==> run a <==
// top
module top(
    input           clk,
    input           rst,
    input           enable,
    input           mode,
    input           valid, 
    input   [4:0]   id,
    input   [3:0]   gridX,
    input   [3:0]   gridY,
	output 	[11:0]	gray_addr,
	output			gray_ren,
	input	[7:0]	gray_rdata,
    output  [11:0]  lbp_addr,
    output          lbp_wen,
	output			lbp_ren,
    input   [7:0]   lbp_rdata,
	output	[7:0] 	lbp_wdata,
	output	[24:0]	theta,
	output			theta_valid,
	input	[24:0]	cos_data,
	input			cos_valid,
	input	[24:0]	sin_data,
	input			sin_valid,
	output			lbp_finish,
    output  [7:0]   id_addr,
    output  [4:0]   id_wdata,
    output          id_wen,
    output          id_ren,
    input   [4:0]   id_rdata,
    output  [20:0]  hist_addr_train,
    output  [7:0]   hist_wdata_train,
    output          hist_wen_train,
    output          hist_ren_train,
    input   [7:0]   hist_rdata_train,
    output  [13:0]  hist_addr_predict,
    output  [7:0]   hist_wdata_predict,
    output          hist_wen_predict,
    output          hist_ren_predict,
    input   [7:0]   hist_rdata_predict,  
    output          hcu_finish,
    output          done,
    output  [4:0]   label,
    output  [17:0]  minDistance
);
    wire clbp_enable;
    wire [11:0] clbp_lbp_addr;
    wire clbp_lbp_wen;
    wire [7:0] clbp_lbp_wdata;
    wire hcu_enable;
    wire hcu_lbp_ren;
    wire [11:0] hcu_lbp_addr;
    wire [20:0] hcu_hist_addr_train;
    wire hcu_hist_ren_train;
    wire [13:0] hcu_hist_addr_predict;
    wire hcu_hist_ren_predict;
    wire [3:0] gridX_o;
    wire [3:0] gridY_o;
    wire dcu_enable;
    wire [20:0] dcu_hist_addr_train;
    wire dcu_hist_ren_train;
    wire [13:0] dcu_hist_addr_predict;
    wire dcu_hist_ren_predict;
    wire comparator_finish;
    wire comparator_enable;
    wire ram_comp;
    wire ram_clbp;
    wire [7:0] controller_id_addr;
    wire [7:0] comparator_id_addr;
    wire [20:0] hist_addr_offset;
    wire [17:0] distance;
    wire dcu_valid;
    CLBP M1(.clk(clk), .rst(rst), .enable(clbp_enable), 
            .gray_addr(gray_addr), .gray_OE(gray_ren), .gray_data(gray_rdata),
  ...
clock: 17.7 ns
lec_check: 0
abc_area: 0
cap_margin: 20
cell_pad_in_sites_global_placement: 0
core_aspect_ratio: 1.14
core_margin: 2
core_utilization: 17
cts_cluster_diameter: 350
gpl_routability_driven: 0
max_routing_layer: met4
min_routing_layer: met1
slew_margin: 10
tns_end_percent: 50
run.sh (not shown) runs the stock make flow with config.mk's settings and CLKGATE_MAP_FILE=.
==> run b: changes against run a <==
ABC_AREA = not set   (was 0)
CELL_PAD_IN_SITES_GLOBAL_PLACEMENT = not set   (was 0)
CORE_ASPECT_RATIO = not set   (was 1.14)
CORE_UTILIZATION = 72   (was 17)
CTS_CLUSTER_DIAMETER = not set   (was 350)
CTS_CLUSTER_SIZE = 16   (was not set)
GPL_ROUTABILITY_DRIVEN = not set   (was 0)
MAX_ROUTING_LAYER = not set   (was met4)
MIN_ROUTING_LAYER = not set   (was met1)
SLEW_MARGIN = 20   (was 10)
TNS_END_PERCENT = not set   (was 50)
==> flow/constraint.sdc (replaced) <==
create_clock -name core_clock -period 7.69 [get_ports {clk}]
set_input_delay 1.5380 -clock core_clock [delete_from_list [all_inputs] [get_ports {clk}]]
set_output_delay 1.5380 -clock core_clock [all_outputs]
set_load 0.01 [all_outputs]
==> run c: changes against run a <==
ABC_AREA = not set   (was 0)
CELL_PAD_IN_SITES_GLOBAL_PLACEMENT = not set   (was 0)
CORE_ASPECT_RATIO = not set   (was 1.14)
CORE_UTILIZATION = 40   (was 17)
CTS_CLUSTER_DIAMETER = not set   (was 350)
GPL_ROUTABILITY_DRIVEN = not set   (was 0)
MAX_ROUTING_LAYER = not set   (was met4)
MIN_ROUTING_LAYER = not set   (was met1)
SLEW_MARGIN = 20   (was 10)
TNS_END_PERCENT = not set   (was 50)
==> flow/constraint.sdc (replaced) <==
create_clock -name core_clock -period 17.8 [get_ports {clk}]
set_input_delay 3.5600 -clock core_clock [delete_from_list [all_inputs] [get_ports {clk}]]
set_output_delay 3.5600 -clock core_clock [all_outputs]
set_load 0.01 [all_outputs]
==> out/qor.yml <==
run_status:
  status: "complete, no violations"
final_timing:
  rsz0062_at_grt: "false"
critical_path:
  r2r-start: "M1.ty[0]"
route:
  wl_um: 349000
floorplan:
  design.core.area_um2: 661000
layout:
  clock_buffers: 69
cts:
  clk_latency_ns: 0.74
place:
  pre_cts_slack_ns: 5.86
the above is filed under run a

==> out/qor.yml <==
critical_path:
  r2r-start: "M1.tx[9]"
cts:
  clk_latency_ns: 0.74
place:
  pre_cts_slack_ns: -1.58
final_timing:
  finalSetupViolCount: 26
  setup_ws_ns: -1.49
  rsz0062_at_grt: "true"
run_status:
  status: "complete, but fails checks"
  violations: "setup timing"
the above is filed under run b

==> out/qor.yml <==
run_status:
  status: "complete, no violations"
power:
  internal_power_mw: 3.91
  pg_seq_mw: 1.34
floorplan:
  design.core.area_um2: 280000
global_routing:
  gr-total-overflow: 0
  antenna_found_initial: 28
route:
  vias: 85391
  wl_um: 342000
layout:
  clock_buffers: 66
final_timing:
  rsz0062_at_grt: "false"
place:
  dp_hpwl_um: 264000
  pre_cts_slack_ns: 5.84
cts:
  clk_latency_ns: 0.72
the above is filed under run c


==> inputs of 05-06 <==
Starting RTL as in the previous note.
==> flow/config.mk <==
export PLATFORM = sky130hd
export DESIGN_NAME = top
export DESIGN_NICKNAME = top
export VERILOG_FILES = /design/flow/design.v
export SDC_FILE = /design/flow/constraint.sdc
export NUM_CORES = 4
export LEC_CHECK = 0
export ABC_AREA = 0
export CAP_MARGIN = 5
export CELL_PAD_IN_SITES_DETAIL_PLACEMENT = 0
export CORE_ASPECT_RATIO = 1.01
export CORE_MARGIN = 2
export CORE_UTILIZATION = 32
export CTS_CLUSTER_DIAMETER = 52
export CTS_CLUSTER_SIZE = 33
export PLACE_DENSITY_LB_ADDON = 0.09
export SLEW_MARGIN = 20
==> flow/constraint.sdc <==
create_clock -name core_clock -period 12.3 [get_ports {clk}]
set_input_delay 2.4600 -clock core_clock [delete_from_list [all_inputs] [get_ports {clk}]]
set_output_delay 2.4600 -clock core_clock [all_outputs]
set_load 0.01 [all_outputs]
==> inputs of 01-23, as changes to 05-06 <==
==> flow/config.mk (replaced) <==
export PLATFORM = sky130hd
export DESIGN_NAME = top
export DESIGN_NICKNAME = top
export VERILOG_FILES = /design/flow/design.v
export SDC_FILE = /design/flow/constraint.sdc
export NUM_CORES = 4
export LEC_CHECK = 0
export CAP_MARGIN = 20
export CORE_MARGIN = 2
export CORE_UTILIZATION = 15
export SLEW_MARGIN = 20
==> flow/constraint.sdc (replaced) <==
create_clock -name core_clock -period 14.5 [get_ports {clk}]
set_input_delay 2.9000 -clock core_clock [delete_from_list [all_inputs] [get_ports {clk}]]
set_output_delay 2.9000 -clock core_clock [all_outputs]
set_load 0.01 [all_outputs]
==> inputs of 01-19, as changes to 05-06 <==
==> flow/config.mk (replaced) <==
export PLATFORM = sky130hd
export DESIGN_NAME = top
export DESIGN_NICKNAME = top
export VERILOG_FILES = /design/flow/design.v
export SDC_FILE = /design/flow/constraint.sdc
export NUM_CORES = 4
export LEC_CHECK = 0
export ABC_AREA = 0
export CAP_MARGIN = 20
export CELL_PAD_IN_SITES_DETAIL_PLACEMENT = 0
export CORE_ASPECT_RATIO = 1.76
export CORE_MARGIN = 2
export CORE_UTILIZATION = 47
export MAX_ROUTING_LAYER = met4
export MIN_ROUTING_LAYER = met2
export PLACE_DENSITY_LB_ADDON = 0.0
export SETUP_SLACK_MARGIN = -0.6
export SLEW_MARGIN = 20
export TNS_END_PERCENT = 30
==> flow/constraint.sdc (replaced) <==
create_clock -name core_clock -period 11.8 [get_ports {clk}]
set_input_delay 2.3600 -clock core_clock [delete_from_list [all_inputs] [get_ports {clk}]]
set_output_delay 2.3600 -clock core_clock [all_outputs]
set_load 0.01 [all_outputs]
==> qor summary <==
MI comb area: 01-19 0.0878 mm^2; 05-06 0.0877 mm^2; 01-23 0.0877 mm^2
Grt met2 use: 01-19 65.1%; 05-06 37.1%; 01-23 16.0%
Outcome: 01-19 timing/DRC/antenna clean; 05-06 timing/DRC/antenna clean; 01-23 timing/DRC/antenna clean
First-pass GRT wire length: 01-19 610 mm; 05-06 591 mm; 01-23 558 mm
Power density over the cells: 01-19 90.0 mW/mm^2; 05-06 85.6 mW/mm^2; 01-23 68.0 mW/mm^2
Routed metal-1 wirelength: 01-19 0 um; 05-06 172 mm; 01-23 145 mm
Met1 demand-to-capacity share in global routing: 01-19 0%; 05-06 29.8%; 01-23 11.9%
Switching share of power: 01-19 46.2%; 05-06 43.2%; 01-23 43.3%
Combinational cell fraction of total power: 01-19 64.0%; 05-06 59.7%; 01-23 60.5%
Number of well taps: 01-19 3120; 05-06 4620; 01-23 9920
Final total power: 01-19 10900 uW; 05-06 10600 uW; 01-23 8800 uW
Cell internal pwr: 01-19 5880 uW; 05-06 6000 uW; 01-23 4990 uW
Post-DP Area: 01-19 0.119 mm^2; 05-06 0.121 mm^2; 01-23 0.127 mm^2
Leak Pwr: 01-19 0.0594 uW; 05-06 0.0595 uW; 01-23 0.0592 uW
Slowest cell on crit path: 01-19 sky130_fd_sc_hd__o41ai_2; 05-06 sky130_fd_sc_hd__xor2_4; 01-23 sky130_fd_sc_hd__xor2_4

==> inputs of job 4802 <==
top again, from the RTL that the note above started with.
clock: 17.7 ns
lec_check: 0
abc_area: 0
cap_margin: 20
cell_pad_in_sites_global_placement: 2
core_aspect_ratio: 1.14
core_margin: 2
core_utilization: 40
cts_cluster_diameter: 350
gpl_routability_driven: 0
max_routing_layer: met4
min_routing_layer: met1
slew_margin: 10
tns_end_percent: 50
==> inputs of job 8827, as changes to job 4802 <==
ABC_AREA = default   (was 0)
CAP_MARGIN = 10   (was 20)
CELL_PAD_IN_SITES_GLOBAL_PLACEMENT = default   (was 2)
CORE_ASPECT_RATIO = 0.71   (was 1.14)
CORE_UTILIZATION = 27   (was 40)
CTS_CLUSTER_DIAMETER = 274   (was 350)
GPL_ROUTABILITY_DRIVEN = default   (was 0)
MAX_ROUTING_LAYER = default   (was met4)
PLACE_DENSITY_LB_ADDON = 0.21   (was default)
SETUP_SLACK_MARGIN = 0.39   (was default)
SLEW_MARGIN = 20   (was 10)
TNS_END_PERCENT = default   (was 50)
==> flow/constraint.sdc (replaced) <==
create_clock -name core_clock -period 12.8 [get_ports {clk}]
set_input_delay 2.5600 -clock core_clock [delete_from_list [all_inputs] [get_ports {clk}]]
set_output_delay 2.5600 -clock core_clock [all_outputs]
set_load 0.01 [all_outputs]
==> inputs of job 6651, as changes to job 4802 <==
ABC_AREA = default   (was 0)
CELL_PAD_IN_SITES_DETAIL_PLACEMENT = 2   (was default)
CELL_PAD_IN_SITES_GLOBAL_PLACEMENT = default   (was 2)
CORE_ASPECT_RATIO = default   (was 1.14)
CTS_CLUSTER_DIAMETER = default   (was 350)
GPL_ROUTABILITY_DRIVEN = default   (was 0)
MIN_ROUTING_LAYER = default   (was met1)
SLEW_MARGIN = 20   (was 10)
TNS_END_PERCENT = default   (was 50)
==> flow/constraint.sdc (replaced) <==
create_clock -name core_clock -period 10.0 [get_ports {clk}]
set_input_delay 2.0000 -clock core_clock [delete_from_list [all_inputs] [get_ports {clk}]]
set_output_delay 2.0000 -clock core_clock [all_outputs]
set_load 0.01 [all_outputs]
==> results <==
In sequential cell count, job 4802 and job 8827 do not differ.
Job 8827 completed with no timing, DRC or antenna violations. Job 6651 ended with an error in 5_1_grt. Job 4802 produced a clean layout.
Against job 4802, the clock skew of job 8827 is higher by 0.035 ns.
Synthesized cell count is the same in job 6651 and job 4802.
Of job 8827 and job 4802, job 8827 has the higher non-clock buffer count (gap 1).
Wire length is about the same in job 4802 and job 8827.
Core utilization: job 8827 is lower than job 4802 (14 points).
In job 8827 the critical path depth is lower than in job 4802, by 2.
Die size: job 8827 > job 4802 > job 6651.
==> figures <==
	job 6651	job 8827	job 4802
Run status	stopped before the end	complete, no violations	complete, no violations
Stage where the flow stopped	5_1_grt	-	-
Final routed DRC violation total	-	0	0
Sum of met3 wire segment lengths after detailed routing	-	26.9 mm	14.3 mm
Switching part of the total power	-	44.4%	42.0%
Combinational gates	-	8957	8957
Clock transition at the registers of the reported paths	-	0.07 ns	0.06 ns
Worst path slowest cell	-	sky130_fd_sc_hd__xor2_4	sky130_fd_sc_hd__xor2_4
Max-slew violation total from the final report	-	0	0
Nature of the critical path startpoint	-	flip-flop	flip-flop
Min-Delay Endpoint	-	M2.cur_state[4]	M4.cur_state[4]
Worst ir drop on vdd	-	430 uV	453 uV
Peak per-stage delay on the critical path	-	0.89 ns	0.91 ns
Cts repair resizes	188	0	0
Fin Hold WS	-	0.393 ns	0.377 ns
Registers	-	492	492
Vias after detailed routing	-	84497	85289
CTS tree	-	done	done

==> inputs of ember <==
Starting RTL as in the previous note.
==> flow/config.mk <==
export PLATFORM = sky130hd
export DESIGN_NAME = top
export DESIGN_NICKNAME = top
export VERILOG_FILES = /design/flow/design.v
export SDC_FILE = /design/flow/constraint.sdc
export NUM_CORES = 4
export LEC_CHECK = 0
export ABC_AREA = 1
export CAP_MARGIN = 35
export CELL_PAD_IN_SITES_DETAIL_PLACEMENT = 1
export CELL_PAD_IN_SITES_GLOBAL_PLACEMENT = 0
export CORE_MARGIN = 2
export CORE_UTILIZATION = 17
export CTS_CLUSTER_DIAMETER = 98
export CTS_CLUSTER_SIZE = 11
export MAX_ROUTING_LAYER = met4
export MIN_ROUTING_LAYER = met1
export PLACE_DENSITY = 0.75
export SETUP_SLACK_MARGIN = 1.42
export SLEW_MARGIN = 20
export TNS_END_PERCENT = 40
==> flow/constraint.sdc <==
create_clock -name core_clock -period 17.2 [get_ports {clk}]
set_input_delay 3.4400 -clock core_clock [delete_from_list [all_inputs] [get_ports {clk}]]
set_output_delay 3.4400 -clock core_clock [all_outputs]
set_load 0.01 [all_outputs]
==> inputs of quartz, as changes to ember <==
Settings changed: CAP_MARGIN 35 to 20, CELL_PAD_IN_SITES_DETAIL_PLACEMENT 1 to default, CELL_PAD_IN_SITES_GLOBAL_PLACEMENT 0 to 2, CORE_ASPECT_RATIO from default to 1.14, CORE_UTILIZATION 17 to 40, CTS_CLUSTER_DIAMETER 98 to 350, CTS_CLUSTER_SIZE 11 to default, GPL_ROUTABILITY_DRIVEN from default to 1, PLACE_DENSITY 0.75 to default, SETUP_SLACK_MARGIN 1.42 to default, SLEW_MARGIN 20 to 10, TNS_END_PERCENT 40 to 50.
==> flow/constraint.sdc (replaced) <==
create_clock -name core_clock -period 17.7 [get_ports {clk}]
set_input_delay 3.5400 -clock core_clock [delete_from_list [all_inputs] [get_ports {clk}]]
set_output_delay 3.5400 -clock core_clock [all_outputs]
set_load 0.01 [all_outputs]
==> qor summary <==
item                                                          quartz         ember
Clk cell area share                                            1.84%         1.16%
Logic area                                               87600 sq um   87600 sq um
DR iter-0 viols                                                 7264         11796
Global-route met1 utilization                                  39.7%         15.3%
Outcome                                     timing/DRC/antenna clean  timing/DRC/antenna clean
Met2 track demand over resource                                51.4%         24.3%
Relative slew slack                                            21.6%         13.8%
Vias                                                           98468        111306
Total length of routed wires                                  455 mm        540 mm
Slowest cell on the critical path                              inv_1       o31ai_1
Die outline area                                        297000 sq um  695000 sq um
Std-Cell Rows                                                    211           304
CP max FO                                                         30            46
Number of non-filler instances in the completed layout         18809         24160
Slew at the pin closest to its max-slew limit                1.18 ns       1.29 ns
Clock net power                                              1480 uW       1150 uW

==> trial 5: inputs <==
top again, from the RTL that the note above started with.
==> flow/config.mk <==
export PLATFORM = sky130hd
export DESIGN_NAME = top
export DESIGN_NICKNAME = top
export VERILOG_FILES = /design/flow/design.v
export SDC_FILE = /design/flow/constraint.sdc
export NUM_CORES = 4
export LEC_CHECK = 0
export ABC_AREA = 1
export CAP_MARGIN = 35
export CELL_PAD_IN_SITES_DETAIL_PLACEMENT = 1
export CELL_PAD_IN_SITES_GLOBAL_PLACEMENT = 2
export CORE_ASPECT_RATIO = 0.99
export CORE_MARGIN = 2
export CORE_UTILIZATION = 17
export CTS_CLUSTER_DIAMETER = 98
export CTS_CLUSTER_SIZE = 11
export GPL_ROUTABILITY_DRIVEN = 0
export MAX_ROUTING_LAYER = met4
export MIN_ROUTING_LAYER = met1
export PLACE_DENSITY = 0.75
export SETUP_SLACK_MARGIN = 1.42
export SLEW_MARGIN = 20
export TNS_END_PERCENT = 40
==> flow/constraint.sdc <==
create_clock -name core_clock -period 17.2 [get_ports {clk}]
set_input_delay 3.4400 -clock core_clock [delete_from_list [all_inputs] [get_ports {clk}]]
set_output_delay 3.4400 -clock core_clock [all_outputs]
set_load 0.01 [all_outputs]
==> inputs of build 46, as changes to trial 5 <==
- ABC_AREA: 1 -> not set
- CAP_MARGIN: 35 -> 20
- CELL_PAD_IN_SITES_DETAIL_PLACEMENT: 1 -> not set
- CELL_PAD_IN_SITES_GLOBAL_PLACEMENT: 2 -> not set
- CORE_ASPECT_RATIO: 0.99 -> not set
- CORE_UTILIZATION: 17 -> 72
- CTS_CLUSTER_DIAMETER: 98 -> not set
- CTS_CLUSTER_SIZE: 11 -> 16
- GPL_ROUTABILITY_DRIVEN: 0 -> not set
- MAX_ROUTING_LAYER: met4 -> not set
- MIN_ROUTING_LAYER: met1 -> not set
- PLACE_DENSITY: 0.75 -> 0.73
- SETUP_SLACK_MARGIN: 1.42 -> -0.53
- TNS_END_PERCENT: 40 -> not set
==> flow/constraint.sdc (replaced) <==
create_clock -name core_clock -period 7.69 [get_ports {clk}]
set_input_delay 1.5380 -clock core_clock [delete_from_list [all_inputs] [get_ports {clk}]]
set_output_delay 1.5380 -clock core_clock [all_outputs]
set_load 0.01 [all_outputs]
==> inputs of build 20, as changes to trial 5 <==
- ABC_AREA: 1 -> not set
- CAP_MARGIN: 35 -> 20
- CELL_PAD_IN_SITES_DETAIL_PLACEMENT: 1 -> not set
- CELL_PAD_IN_SITES_GLOBAL_PLACEMENT: 2 -> not set
- CORE_ASPECT_RATIO: 0.99 -> not set
- CORE_UTILIZATION: 17 -> 29
- CTS_CLUSTER_DIAMETER: 98 -> not set
- CTS_CLUSTER_SIZE: 11 -> not set
- GPL_ROUTABILITY_DRIVEN: 0 -> not set
- MAX_ROUTING_LAYER: met4 -> not set
- MIN_ROUTING_LAYER: met1 -> not set
- PLACE_DENSITY: 0.75 -> not set
- SETUP_SLACK_MARGIN: 1.42 -> not set
- TNS_END_PERCENT: 40 -> not set
==> flow/constraint.sdc (replaced) <==
create_clock -name core_clock -period 10.9 [get_ports {clk}]
set_input_delay 2.1800 -clock core_clock [delete_from_list [all_inputs] [get_ports {clk}]]
set_output_delay 2.1800 -clock core_clock [all_outputs]
set_load 0.01 [all_outputs]
==> notes <==
Trial 5 ran to the end with no violations. Build 20 finished with timing, DRC and antenna clean. Build 46 produced a layout that fails on negative setup slack.
In combinational power, build 46 is at 3.2 times the value of trial 5.
Between build 46 and build 20, the lower utilization is in build 20 (gap 51 points).
Against build 20, the clock skew of trial 5 is higher by 0.054 ns.
The lowest sequential share of layout area belongs to trial 5, the highest to build 20.
Between build 20 and build 46, the lower sequential power is in build 20 (gap about 30%, measured against build 46).
The lowest die area belongs to build 46, the highest to trial 5.
Between build 20 and build 46, the lower critical path depth is in build 20 (gap 3).
The highest total power belongs to build 46, the lowest to trial 5.
Against trial 5, the non-clock buffer count of build 46 is higher by 785.
Power and IR drop assume default switching activity.
